Setup of build 7:
Design FreqCounter, start of the top module:
module FreqCounter(
	 input clock,
	 input reset,
	 input IPS_left,
     input IPS_mid,
     input IPS_right,
	 input signalleftred,
	 input signalleftblue,
	 input signalrightred,
	 input signalrightblue,	 
	 output right_red,
	 output left_red,
	 output left_forward,
     output left_backward,
     output right_forward,
     output right_backward,
	 output a, b, c, d, e, f, g,  
     output [3:0]an
    );
parameter countToR = 53711;  
parameter countToL = 53711;  
parameter Delay = 195313;  
reg [15:0] right_red_freq_count;
reg [15:0] left_red_freq_count;
reg [15:0] right_blue_freq_count;
reg [15:0] left_blue_freq_count;
reg [15:0] freq_outR;
reg [15:0] freqHold0R;
reg [15:0] freqHold1R;
reg [15:0] freqHold2R;
reg [15:0] freqHold3R;
reg [15:0] freqHold4R;
reg [15:0] freqHold5R;
reg [15:0] freqHold6R;
reg [15:0] freqHold7R;
reg [15:0] freqHold8R;
reg [15:0] freqHold9R;
reg [15:0] freqHold10R;
reg [15:0] freqHold11R;
reg [15:0] freqHold12R;
reg [15:0] freqHold13R;
reg [15:0] freqHold14R;
reg [15:0] freqHold15R;
reg [15:0] freq_outL;
reg [15:0] freqHold0L;
reg [15:0] freqHold1L;
reg [15:0] freqHold2L;
reg [15:0] freqHold3L;
reg [15:0] freqHold4L;
reg [15:0] freqHold5L;
reg [15:0] freqHold6L;
reg [15:0] freqHold7L;
reg [15:0] freqHold8L;
reg [15:0] freqHold9L;
reg [15:0] freqHold10L;
reg [15:0] freqHold11L;
reg [15:0] freqHold12L;
reg [15:0] freqHold13L;
reg [15:0] freqHold14L;
reg [15:0] freqHold15L;
reg temp_right_red;
reg temp_left_red;
reg [15:0] fcountR;
reg [15:0] fcountL;
reg [10:0] scounterR;
  ...
==> flow/config.mk <==
export PLATFORM = sky130hd
export DESIGN_NAME = FreqCounter
export DESIGN_NICKNAME = FreqCounter
export VERILOG_FILES = /design/flow/design.v
export SDC_FILE = /design/flow/constraint.sdc
export NUM_CORES = 4
export LEC_CHECK = 0
export CAP_MARGIN = 20
export CORE_MARGIN = 2
export CORE_UTILIZATION = 70
export CTS_CLUSTER_SIZE = 22
export SLEW_MARGIN = 20
==> flow/constraint.sdc <==
create_clock -name core_clock -period 6.16 [get_ports {clock}]
set_input_delay 1.2320 -clock core_clock [delete_from_list [all_inputs] [get_ports {clock}]]
set_output_delay 1.2320 -clock core_clock [all_outputs]
set_load 0.01 [all_outputs]
run.sh (not shown) runs the stock make flow with config.mk's settings and CLKGATE_MAP_FILE=.
Every stage of build 7 finished as expected; the final checks, on the other hand, flagged setup timing, which means the layout fails.
diff inputs: build 7 => build 23
Settings: an added ABC_AREA of 1; a deleted CTS_CLUSTER_SIZE that had been 22; a change of CORE_UTILIZATION from 70 to 69; an added TNS_END_PERCENT of 5; a change of the clock period (ns, I/O delays scaled along) from 6.16 to 5.8.
[summary]
Build 23 went all the way through the flow, and no timing, DRC or antenna check failed.
Reported for build 7 and build 23, total of hold buffers inserted after clock tree synthesis turned out identical to the last digit.
In the tables for build 7 and build 23, average cell area after synthesis reads higher with build 7.
Between build 7 and build 23, the post-route cell area is higher for build 23.
> inputs changed (build 23 -> build 87)
Settings: TNS_END_PERCENT removed (was 5); CTS_CLUSTER_SIZE newly set to 73; CORE_UTILIZATION changed from 69 to 70; the clock period (ns, I/O delays scaled along) changed from 5.8 to 5.32.
Results
Build 87 completed end to end; final checks failed (setup timing). Per the comparison of build 87 with build 23, portion of total power attributed to combinational logic higher; area added between synthesis and finish higher; clock tree buffer count of the final layout lower. Relative to build 23, power density normalized to cell area has increased by 11% in build 87. Build 87 vs. build 23: violation count after the first detailed-route iteration went up by about 32%. Build 87 vs. build 23: switching part of the total grew by 0.55 points; worst setup slack dropped 0.70 ns.
Input changes introduced in build 79 (baseline for comparison: build 87):
Settings: a deleted CTS_CLUSTER_SIZE that had been 73; a deleted ABC_AREA that had been 1; a change of the clock period (ns, I/O delays scaled along) from 5.32 to 6.16.
Build 79 had finished all stages when the layout checks came back failing, citing setup timing.
Run comparison: build 87 slowest library cell on the worst path dfxtp_2; build 79 slowest library cell on the worst path fa_1
[build 79 vs build 87] total setup violations reported at the end of the flow: lower in build 79
Delta (build 79 minus build 87): ratio of final minimum period to clock period fell 8.7 points; cell area after synthesis fell about 8%; clock tree buffer count of the final layout fell 9.0%.
--- input diff build 79..build 80 ---
Settings: PLACE_DENSITY_LB_ADDON newly set to 0.01; SETUP_SLACK_MARGIN newly set to 1.76; ABC_AREA newly set to 1; CORE_UTILIZATION changed from 70 to 72; CTS_CLUSTER_SIZE newly set to 15; the clock period (ns, I/O delays scaled along) changed from 6.16 to 7.12.
Findings:
Summary of build 79 and build 80: one run falls short of a clean finish, namely build 79. Layout checks on build 79: not met. Flow itself completed; violations: setup timing. Synthesis-to-finish area growth (build 80 over build 79): decrease, 0.68 points. In build 80, the die span in x came out 2.9% above the value in build 79. Start point of the critical path: fcountL[0] -> build 79, fcountR[8] -> build 80. Between build 79 and build 80, the flow reports post-placement cell area increasing by a few percent. Row met1 track demand over resource: build 80 lower / build 79 higher.

---

10-13:
FreqCounter again, from the RTL that the note above started with.
make LEC_CHECK=0 ABC_AREA=0 CAP_MARGIN=20 CELL_PAD_IN_SITES_DETAIL_PLACEMENT=2 CORE_MARGIN=10 CORE_UTILIZATION=31 GPL_TIMING_DRIVEN=1 MAX_ROUTING_LAYER=met4 MIN_ROUTING_LAYER=met1 SLEW_MARGIN=15 TNS_END_PERCENT=40 finish   # period 6.74 ns
Nothing crashed in 10-13 and all stages finished; the problem is that the final layout failed, the offending checks being setup timing.
Changes in 01-23 relative to 10-13:
==> flow/config.mk <==
export PLATFORM = sky130hd
export DESIGN_NAME = FreqCounter
export DESIGN_NICKNAME = FreqCounter
export VERILOG_FILES = /design/flow/design.v
export SDC_FILE = /design/flow/constraint.sdc
export NUM_CORES = 4
export LEC_CHECK = 0
export CAP_MARGIN = 20
export CORE_MARGIN = 2
export CORE_UTILIZATION = 72
export PLACE_DENSITY_LB_ADDON = 0.01
export SETUP_SLACK_MARGIN = 1.92
export SLEW_MARGIN = 20
==> flow/constraint.sdc <==
create_clock -name core_clock -period 7.07 [get_ports {clock}]
set_input_delay 1.4140 -clock core_clock [delete_from_list [all_inputs] [get_ports {clock}]]
set_output_delay 1.4140 -clock core_clock [all_outputs]
set_load 0.01 [all_outputs]
Results
Every stage of the flow completed for 01-23, and the final layout passed the timing, DRC and antenna checks.
The flow for 10-13 finished, though final verification flagged setup timing.
01-23 vs 10-13: sequential power down
Higher sequential fraction of total cell area among 01-23 and 10-13: 01-23
On 01-23: clock tree cell share of total cell area is 0.22 points lower than what 10-13 gave.
Relative to 10-13, the total power density per cell area of 01-23 is lower by about 9%.
[01-23 vs 10-13] routed length per instance: lower in 01-23
Looking at clock network fraction of total power across 01-23 and 10-13, the one that comes out higher is 10-13.
primary input to flip-flop as the type of the worst setup path was reported by 10-13, and flip-flop to flip-flop by 01-23.
Power is estimated from default activity; no workload was simulated.
